// pwmblink
module pwmblink(
    input  logic clk,
    input  logic rst,
    output logic RGB_R,
    output logic RGB_B,
    output logic RGB_G
);
make LEC_CHECK=0 ABC_AREA=1 CAP_MARGIN=5 CORE_MARGIN=2 CORE_UTILIZATION=40 CTS_CLUSTER_DIAMETER=368 CTS_CLUSTER_SIZE=100 SETUP_SLACK_MARGIN=-1.91 SLEW_MARGIN=20 finish   # period 40.0 ns
run.sh (not shown) runs the stock make flow with config.mk's settings and CLKGATE_MAP_FILE=.
==> next run, changes <==
ABC_AREA = not set   (was 1)
CORE_UTILIZATION = 70   (was 40)
CTS_CLUSTER_DIAMETER = 341   (was 368)
CTS_CLUSTER_SIZE = not set   (was 100)
SETUP_SLACK_MARGIN = not set   (was -1.91)
clock period = 13.8 ns   (was 40.0 ns; I/O delays follow)
Result:
- Now the flow ended with an error in global routing
- synthesized area is about the same
- synthesized cell count fell by 13%
- die area fell by 42%
==> next run, changes <==
CAP_MARGIN = 20   (was 5)
CORE_UTILIZATION = 66   (was 70)
CTS_CLUSTER_DIAMETER = not set   (was 341)
clock period = 28.9 ns   (was 13.8 ns; I/O delays follow)
After rerunning: The changed run produced a clean layout; synthesized cell count stays the same; area after synthesis is unchanged; die size goes up by 5.9%.
==> next run, changes <==
CORE_UTILIZATION = 40   (was 66)
clock period = 40.0 ns   (was 28.9 ns; I/O delays follow)
After rerunning:
- clock skew falls by 0.0057 ns
- clock power falls by 36%
- design area rises by 1.6%
- non-clock buffer count rises by 6
- die area rises by 63%
- core utilization falls by 26 points

Setup of job 1734:
Starting RTL as in the previous note.
Settings: LEC_CHECK=0, CAP_MARGIN=20, CORE_MARGIN=2, CORE_UTILIZATION=40, SLEW_MARGIN=20; clock period 30.2 ns.
Job 1734 | stages: all done | timing, DRC, antenna: all pass
Edits applied to the flow inputs when going from job 1734 to job 7069:
Settings: CORE_UTILIZATION changed from 40 to 58; SETUP_SLACK_MARGIN newly set to 4.54; the clock period (ns, I/O delays scaled along) changed from 30.2 to 31.8.
==> results <==
Note that the via-per-instance ratio recorded for job 7069 amounts to 1.07 times the value seen in job 1734.
Changes observed in job 7069 relative to job 1734: period utilization fell 1.5 points; wire length fell 2.1%.
Job 7069: worst voltage drop across the vdd grid higher than job 1734
Against job 1734, job 7069 reports a first-iteration DRC count that is lower.
Job 7069 vs job 1734, worst path setup slack after routing went up by 930 ps.
Against job 1734, total power in job 7069 fell by a few percent.
Changes observed in job 7069 relative to job 1734: reported combinational group power decreased by about 3% relative to the old numbers, share of total power in sequential cells closely matched the old numbers, placed instance area decreased by about 1.3% relative to the old numbers.
### job 7069 -> job 6280
Settings: a deleted SETUP_SLACK_MARGIN that had been 4.54; a change of CORE_UTILIZATION from 58 to 68; a change of the clock period (ns, I/O delays scaled along) from 31.8 to 24.2.
## What came out
The run showing the smaller clock-buffer cell count is job 7069.
Taking job 7069 as the reference point, the combinational group share of total power of job 6280 falls by 0.7 points.
The start point of the critical path comes out x[3] in one run and x[4] in the other, namely in job 7069 and job 6280 respectively.
Going from job 7069 to job 6280, final worst hold slack grows by 3.1 ps.
Net switching power of the design went up by more than a quarter going from job 7069 to job 6280.
[job 6280 vs job 7069] layout buffering overhead excluding clock cells: lower in job 6280
Looking at register-to-register slack, job 6280 sits 7580 ps below job 7069.
The following lists how job 3515 was set up differently from job 6280:
Settings: swapping 20 for 5 in CAP_MARGIN; putting MAX_ROUTING_LAYER at met4 where nothing was set; putting CTS_CLUSTER_DIAMETER at 43 where nothing was set; swapping 24.2 for 13.8 in the clock period (ns, I/O delays scaled along).
Findings:
- From job 3515 to job 6280, fraction of synthesis flops using an asynchronous set or reset pin did not move at all.
- The post-CTS setup repair buffer count number comes out lower for job 6280 vs job 3515.
- Job 3515: it failed during global routing, and the tool reported GRT-0116.
- In job 3515, placed wire-length estimate is higher than in job 6280.
- Area of the chip: job 3515 vs job 6280 identical

pwmblink again, from the RTL that the note above started with.
export LEC_CHECK = 0
export CAP_MARGIN = 20
export CELL_PAD_IN_SITES_DETAIL_PLACEMENT = 0
export CORE_ASPECT_RATIO = 0.85
export CORE_MARGIN = 2
export CORE_UTILIZATION = 72
export CTS_CLUSTER_DIAMETER = 364
export CTS_CLUSTER_SIZE = 32
export GPL_TIMING_DRIVEN = 1
export MIN_ROUTING_LAYER = met1
export SETUP_SLACK_MARGIN = -0.12
export SLEW_MARGIN = 20
create_clock -name core_clock -period 15.3 [get_ports {clk}]
The first run stopped in global routing (5_1_grt) with GRT-0232.
==> next run, changes <==
CELL_PAD_IN_SITES_DETAIL_PLACEMENT = not set   (was 0)
CORE_ASPECT_RATIO = not set   (was 0.85)
CORE_UTILIZATION = 68   (was 72)
CTS_CLUSTER_DIAMETER = not set   (was 364)
CTS_CLUSTER_SIZE = not set   (was 32)
GPL_TIMING_DRIVEN = not set   (was 1)
MIN_ROUTING_LAYER = not set   (was met1)
SETUP_SLACK_MARGIN = not set   (was -0.12)
clock period = 16.2 ns   (was 15.3 ns; I/O delays follow)
- The new run ran to the end with no violations
- synthesized cell count is unchanged
- synthesized area is unchanged
- die area grows by about 6%
==> next run, changes <==
ABC_AREA = 1   (was not set)
CORE_UTILIZATION = 64   (was 68)
clock period = 34.8 ns   (was 16.2 ns; I/O delays follow)
The new run completed without violations. Sequential power is lower by 53%. Register-to-register slack improves by 18 ns. Cell area is lower by about 10%. Wire length is lower by about 10%. Area after synthesis stays flat. Via count is lower by about 5%. Clock power is lower by about 44%. Worst hold slack is about the same.
==> next run, changes <==
ABC_AREA = not set   (was 1)
CORE_UTILIZATION = 72   (was 64)
clock period = 13.8 ns   (was 34.8 ns; I/O delays follow)
Outcome: The new run died in clock tree synthesis (4_1_cts) (DPL-0033). Die size falls by 11%. Synthesized cell count falls by 13%. Synthesized area hardly moves.
==> next run, changes <==
ABC_AREA = 1   (was not set)
CTS_CLUSTER_SIZE = 10   (was not set)
PLACE_DENSITY = 0.42   (was not set)
clock period = 34.8 ns   (was 13.8 ns; I/O delays follow)
Outcome: The changed run ran to the end with no violations; die area hardly moves; synthesized cell count climbs by 15%; area after synthesis is about the same.
Power and IR drop assume default switching activity.
